==> 01-08: inputs <==
==> flow/design.v <==
`timescale 1ns / 1ps
module debounce(pb_debounced, pb, clk);
    output pb_debounced;
    input pb;
    input clk;
    reg [3:0] DFF;
    always @(posedge clk) begin
        DFF[3:1] <= DFF[2:0];
        DFF[0] <= pb;
    end
    assign pb_debounced = (DFF == 4'b1111) ? 1'b1 : 1'b0;
endmodule
module button(clk, btn, rst_n);
    input clk;
    input btn;
    output reg rst_n;
    always @(posedge clk) begin
        rst_n <= ~btn;
    end
endmodule
module one_pulse(clk, signal, op);
    input clk;
    input signal;
    output reg op;
    reg delay;
    always @(posedge clk) begin
        if (signal == 1'b1 && delay == 1'b0)
            op <= 1'b1;
        else
            op <= 1'b0;
        delay <= signal;
    end
endmodule
`timescale 1ns / 1ps
module clock_divider(
    input clk,
    input rst_n,
    input [31:0] num,
    output reg clk_div
    );
    reg [31:0] count;
    wire enough;
    assign enough = count >= num - 32'd1;
    always @(posedge clk) begin
        if (~rst_n || !enough) begin
            clk_div <= 1'b0;
        end else begin            
            clk_div <= 1'b1;
        end
        if (~rst_n || enough) begin
            count <= 32'd0;
        end else begin            
            count <= count + 32'd1;
        end
    end
endmodule
`timescale 1ns / 1ps
module pulse_wave_gen(
    input clk,
    input rst,
    input sample_tick,
    input [15:0]wave_length,  
    input [6:0]amplitude,
    input [5:0] duty,
    output [7:0]out
    );
    wire [15:0] high_length;
    wire [15:0] low_length;
    assign high_length = (wave_length * duty) >> 6;
    assign low_length = wave_length - high_length;
    wire state_transition;
    reg state;
    reg [15:0]sample_count;
    parameter up = 1'b0;
    parameter down = 1'b1;
    always @(posedge clk) begin
        if (state_transition || ~rst) begin
            sample_count <= 16'd0;
        end else begin
            if (sample_tick) 
                sample_count <= sample_count + 16'd1;
            else
                sample_count <= sample_count;
        end
        if (~rst) begin
            state <= up;
        end else begin
            if (state_transition)
                state <= ~state;
            else
                state <= state;
        end
    end
    assign state_transition = (sample_count >= high_length && state == up) || (sample_count >= low_length && state == down);
    assign out = (state == down)? (8'd127 - amplitude) : (8'd127 + amplitude);
endmodule
`timescale 1ns / 1ps
module triangle_wave_gen(
    input clk,
    input rst,
    input sample_tick,
    input [15:0]wave_length,  
    input [6:0]amplitude,
    output [7:0]out
    );
    wire [15:0] first_half_length;
    wire [15:0] second_half_length;
    assign first_half_length = wave_length >> 1;
    assign second_half_length = wave_length - first_half_length;
    wire state_transition;
    reg state;
    reg [15:0]sample_count;
    parameter up = 1'b0;
    parameter down = 1'b1;
    always @(posedge clk) begin
        if (state_transition || ~rst) begin
            sample_count <= 16'd0;
        end else begin
            if (sample_tick) 
                sample_count <= sample_count + 16'd1;
            else
                sample_count <= sample_count;
        end
        if (~rst) begin
            state <= up;
        end else begin
            if (state_transition)
                state <= ~state;
            else
                state <= state;
        end
    end
    assign state_transition = (sample_count >= first_half_length && state == up) || (sample_count >= second_half_length && state == down);
    assign out = (state == up)? (sample_count * amplitude * 2 / first_half_length) + (8'd127 - amplitude) : ((second_half_length - sample_count)* amplitude * 2 / second_half_length) + (8'd127 - amplitude);
endmodule
`timescale 1ns / 1ps
module AD_envelope_gen(
    input clk,
    input rst,
    input sample_tick,
    input [15:0]attack_time,
    input [15:0]decay_time,
    input [6:0] amplitude,
    input note_pressed,
    output [7:0]envelope
    );
    wire note_start;
    one_pulse op1(clk, note_pressed, note_start);
    wire state_transition;
    reg [15:0] sample_count;
    reg [1:0] state;
    wire [1:0] next_state;
    parameter attack = 2'd0;
    parameter decay = 2'd1;
    parameter idle = 2'd2;
    assign state_transition = (sample_count >= attack_time && state == attack) || (sample_count >= decay_time && state == decay) || note_start;
    assign next_state = note_start ? attack : (state + 2'd1);
    always @(posedge clk) begin
        if (~rst) begin
            state <= idle;
        end else begin
            if (state_transition)
                state <= next_state;
            else
                state <= state;
        end
        if (~rst || state_transition) begin
            sample_count <= 16'd0;
        end else begin
            if (sample_tick) begin
                sample_count <= sample_count + 16'd1;
            end else begin
                sample_count <= sample_count;
            end
        end
    end
    reg [11:0] ve;
    always @(posedge clk) begin
        if (~rst) begin
            ve <= 8'd0;
        end else begin
            if (sample_tick) begin
                if (state == attack)
                    ve <= amplitude * sample_count / attack_time;
                else if (state == decay)
                    ve <= amplitude * (decay_time - sample_count) / decay_time;
                else
                    ve <= 8'd0;
            end else begin
                ve <= ve;
            end
        end
    end
    assign envelope = ve > 8'd255 ? 8'd255 : ve[7:0];
endmodule
`timescale 1ns / 1ps
module noise_gen(
    input clk,
    input rst,
    input clk_div,
    input [6:0] amplitude,
    output [7:0] out
    );
    reg [7:0] noise;
    always @(posedge clk) begin
        if (~rst) begin
            noise <= 8'd27;
        end else begin
            if (clk_div) begin
                noise[7] <= noise[6];
                noise[6] <= noise[5];
                noise[5] <= noise[4];
                noise[4] <= noise[3];
                noise[3] <= noise[2];
                noise[2] <= noise[1];
                noise[1] <= noise[0];
                noise[0] <= noise[3] ^ noise[7];
            end else begin
                noise <= noise;
            end
        end
    end
    assign out = ((noise * amplitude) / 16'd127) + 8'd127 - amplitude;
endmodule
`timescale 1ns / 1ps
module mixer(
    input clk,
    input rst,
    input sample_tick,
    input [7:0] in0,
    input [7:0] in1,
    input [7:0] in2,
    input [7:0] in3,
    output reg [7:0] out
    );
    reg [9:0] mixed_value;
    wire [7:0] next_value;
    wire [9:0] sum;
    assign sum = ((in0 + in1) + (in2 + in3));
    always @(posedge clk) begin
        if (~rst) begin
            mixed_value <= 10'd0;
            out <= 8'd127;
        end else begin
            mixed_value <= (sum > 10'd381)? sum - 10'd381 : 10'd0;
            out <= sample_tick ? next_value : out;
        end
    end
    assign next_value = (mixed_value > 10'd255)? 8'd255 : mixed_value[7:0];    
endmodule
`timescale 1ns / 1ps
module PWM_gen (
    input clk,
    input rst,
    input [7:0] duty,
    output reg PWM
);
reg [7:0] count;
always @(posedge clk) begin
    if (~rst) begin
        count <= 8'd0;
        PWM <= 1'b0;
    end else begin
        count <= count + 8'd1;
        if(count < duty)
            PWM <= 1'b1;
        else
            PWM <= 1'b0;
    end
end
endmodule
`timescale 1ns / 1ps
module synth_top(
    input clk,
    input rst,
    input btnL,
    input [15:0] sw,
    output [3:0] led,
	output pmod_1,	 
	output pmod_2,	 
	output pmod_4	 
    );
    wire trigger_noise;
    debounce dn(trigger_noise, btnL, clk);
    assign led = sw[3:0];
    assign pmod_2 = 1'd1;	 
    assign pmod_4 = 1'd1;	 
    wire sample_tick;
    wire noise_tick;
    wire rst_n;
    button br(clk, rst, rst_n);
    clock_divider cd(
        clk,
        rst_n,
        16'd1024,
        sample_tick
    );
    clock_divider cdn(
        clk,
        rst_n,
        {16'd0, 16'b1110_1110_0110_0001},
        noise_tick
    );
    wire wnotecd, wnotecd2;
    clock_divider cdnote(
        clk,
        rst_n,
        32'd250_000,
        wnotecd
    );
    clock_divider cdnote2(
        clk,
        rst_n,
        32'd125_000,
        wnotecd2
    );
    reg [15:0] pulse1_wave_len;
    reg [15:0] pulse2_wave_len;
    reg [15:0] tri_wave_len;
    parameter [0:31] score_amp1 = 32'b1111_1111_1111_1111_0000_0000_0000_0000;
    parameter [0:31] score_amp2 = 32'b1000_0010_1000_0000_0000_0000_0000_0000;
    reg [4:0] score_ptr;
    always @(posedge clk) begin
        if (score_ptr == 5'd0) begin
            pulse2_wave_len <= 16'd148;
        end else begin
            pulse2_wave_len <= 16'd187;
        end
        if (~rst_n) begin
            tri_wave_len <= 16'd1493;
        end else begin
            if (wnotecd) begin
                if (tri_wave_len == 16'd747) begin
                    tri_wave_len <= 16'd1493;
                end else begin
                    tri_wave_len <= 16'd747;
                end
            end else begin
                tri_wave_len <= tri_wave_len;
            end
        end
        if (~rst_n) begin
            pulse1_wave_len <= 16'd373;
        end else begin
            if (wnotecd2) begin
                if (pulse1_wave_len == 16'd373) begin
                    pulse1_wave_len <= 16'd333;
                end else if (pulse1_wave_len == 16'd333) begin
                    pulse1_wave_len <= 16'd296;
                end else if (pulse1_wave_len == 16'd296) begin
                    pulse1_wave_len <= 16'd249;
                end else begin
                    pulse1_wave_len <= 16'd373;
                end
            end else begin
                pulse1_wave_len <= pulse1_wave_len;
            end
        end
        if (~rst_n) begin
            score_ptr <= 5'd0;
        end else begin
            if (wnotecd2) begin
                score_ptr <= score_ptr + 5'd1;
            end else begin
                score_ptr <= score_ptr;
            end
        end
    end
    wire [7:0] pulse1_out;
    wire [7:0] pulse2_out;
    wire [7:0] triangle_out;
    wire [7:0] noise_out;
    wire [7:0] mixer_out;
    pulse_wave_gen pwg1(
        .clk(clk),
        .rst(rst_n),
        .sample_tick(sample_tick),
        .wave_length(pulse1_wave_len),  
        .amplitude(7'd7 * score_amp1[score_ptr]),
        .duty(31),
        .out(pulse1_out)
    );
    pulse_wave_gen pwg2(
        .clk(clk),
        .rst(rst_n),
        .sample_tick(sample_tick),
        .wave_length(pulse2_wave_len),  
        .amplitude(7'd15 * score_amp2[score_ptr]),
        .duty(8),
        .out(pulse2_out)
    );
    triangle_wave_gen twg(
        .clk(clk),
        .rst(rst_n),
        .sample_tick(sample_tick),
        .wave_length(tri_wave_len),  
        .amplitude(127),
        .out(triangle_out)
    );
    wire [7:0] noise_envelope;
    AD_envelope_gen noise_ad(
    .clk(clk),
    .rst(rst_n),
    .sample_tick(sample_tick),
    .attack_time(200),
    .decay_time(5000),
    .amplitude(127),
    .note_pressed(trigger_noise),
    .envelope(noise_envelope)
    );
    noise_gen ng(
        .clk(clk),
        .rst(rst_n),
        .clk_div(noise_tick),
        .amplitude(noise_envelope),
        .out(noise_out)
    );
    reg [7:0] pulse1;
    reg [7:0] pulse2;
    reg [7:0] triangle;
    reg [7:0] noise;
    always @(posedge clk) begin
        if (sw[3])
            pulse1 <= pulse1_out;
        else
            pulse1 <= 8'd127;
        if (sw[2])
            pulse2 <= pulse2_out;
        else
            pulse2 <= 8'd127;
        if (sw[1])
            triangle <= triangle_out;
        else
            triangle <= 8'd127;
        if (sw[0])
            noise <= noise_out;
        else
            noise <= 8'd127;
    end
    mixer mx(
        .clk(clk),
        .rst(rst_n),
        .sample_tick(sample_tick),
        .in0(pulse1),
        .in1(pulse2),
        .in2(triangle),
        .in3(noise),
        .out(mixer_out)
    );
    PWM_gen audio_out(
        .clk(clk),
        .rst(rst_n),
        .duty(mixer_out),
        .PWM(pmod_1)
    );
endmodule
==> flow/run.sh <==
#!/bin/bash
# the make line also repeats each setting of config.mk as NAME=value (left out here)
make -C /OpenROAD-flow-scripts/flow DESIGN_CONFIG=/design/flow/config.mk WORK_HOME=/design/flow/orfs CLKGATE_MAP_FILE= finish
==> flow/config.mk <==
export PLATFORM = sky130hd
export DESIGN_NAME = synth_top
export DESIGN_NICKNAME = synth_top
export VERILOG_FILES = /design/flow/design.v
export SDC_FILE = /design/flow/constraint.sdc
export NUM_CORES = 4
export LEC_CHECK = 0
export CAP_MARGIN = 40
export CORE_MARGIN = 2
export CORE_UTILIZATION = 44
export CTS_CLUSTER_DIAMETER = 81
export CTS_CLUSTER_SIZE = 25
export GPL_ROUTABILITY_DRIVEN = 0
export GPL_TIMING_DRIVEN = 0
export SETUP_SLACK_MARGIN = 5.0
export SLEW_MARGIN = 20
==> flow/constraint.sdc <==
create_clock -name core_clock -period 52.9 [get_ports {clk}]
set_input_delay 10.5800 -clock core_clock [delete_from_list [all_inputs] [get_ports {clk}]]
set_output_delay 10.5800 -clock core_clock [all_outputs]
set_load 0.01 [all_outputs]
==> inputs of 07-23, as changes to 01-08 <==
- ABC_AREA: default -> 1
- CAP_MARGIN: 40 -> 20
- CORE_ASPECT_RATIO: default -> 0.89
- CORE_MARGIN: 2 -> 10
- CORE_UTILIZATION: 44 -> 36
- CTS_CLUSTER_DIAMETER: 81 -> default
- CTS_CLUSTER_SIZE: 25 -> default
- GPL_ROUTABILITY_DRIVEN: 0 -> default
- GPL_TIMING_DRIVEN: 0 -> default
- MAX_ROUTING_LAYER: default -> met5
==> flow/constraint.sdc (replaced) <==
create_clock -name core_clock -period 100.0 [get_ports {clk}]
set_input_delay 20.0000 -clock core_clock [delete_from_list [all_inputs] [get_ports {clk}]]
set_output_delay 20.0000 -clock core_clock [all_outputs]
set_load 0.01 [all_outputs]
==> inputs of 06-26, as changes to 01-08 <==
- ABC_AREA: default -> 1
- CORE_UTILIZATION: 44 -> 65
- CTS_CLUSTER_DIAMETER: 81 -> 383
- CTS_CLUSTER_SIZE: 25 -> default
- GPL_ROUTABILITY_DRIVEN: 0 -> 1
- GPL_TIMING_DRIVEN: 0 -> default
- MAX_ROUTING_LAYER: default -> met4
- TNS_END_PERCENT: default -> 5
==> flow/constraint.sdc (replaced) <==
create_clock -name core_clock -period 69.2 [get_ports {clk}]
set_input_delay 13.8400 -clock core_clock [delete_from_list [all_inputs] [get_ports {clk}]]
set_output_delay 13.8400 -clock core_clock [all_outputs]
set_load 0.01 [all_outputs]
==> impl_metrics.env <==
# physical design summary
export IMPL_status="failed layout checks"
export IMPL_setup_viol=8
export IMPL_check_faults="negative setup slack"
export IMPL_setup_slack_ns=-38.69
export IMPL_avgSynthCellArea_um2=7.980
# the run above: 01-08

==> impl_metrics.env <==
# physical design summary
export IMPL_avgSynthCellArea_um2=6.812
export IMPL_finalClockSkew_ns=0.01770
export IMPL_n_all_inverters=1389
export IMPL_drt_first_pass_iters=8
export IMPL_post_synth_top_count_cell="nand2_1"
export IMPL_ctsHoldBuffers=0
export IMPL_status="no timing/DRC/antenna violations"
export IMPL_setup_slack_ns=14.36
export IMPL_setup_viol=0
# the run above: 07-23

==> impl_metrics.env <==
# physical design summary
export IMPL_status="failed layout checks"
export IMPL_check_faults="negative setup slack"
export IMPL_synthAdderAreaFrac_pct=27.38
export IMPL_avgSynthCellArea_um2=6.812
export IMPL_synthCells=7830
export IMPL_hp_start="dn.DFF[2]$_DFF_P_"
export IMPL_setup_slack_ns=-10.96
export IMPL_setup_viol=4
export IMPL_seq_cells=291
# the run above: 06-26

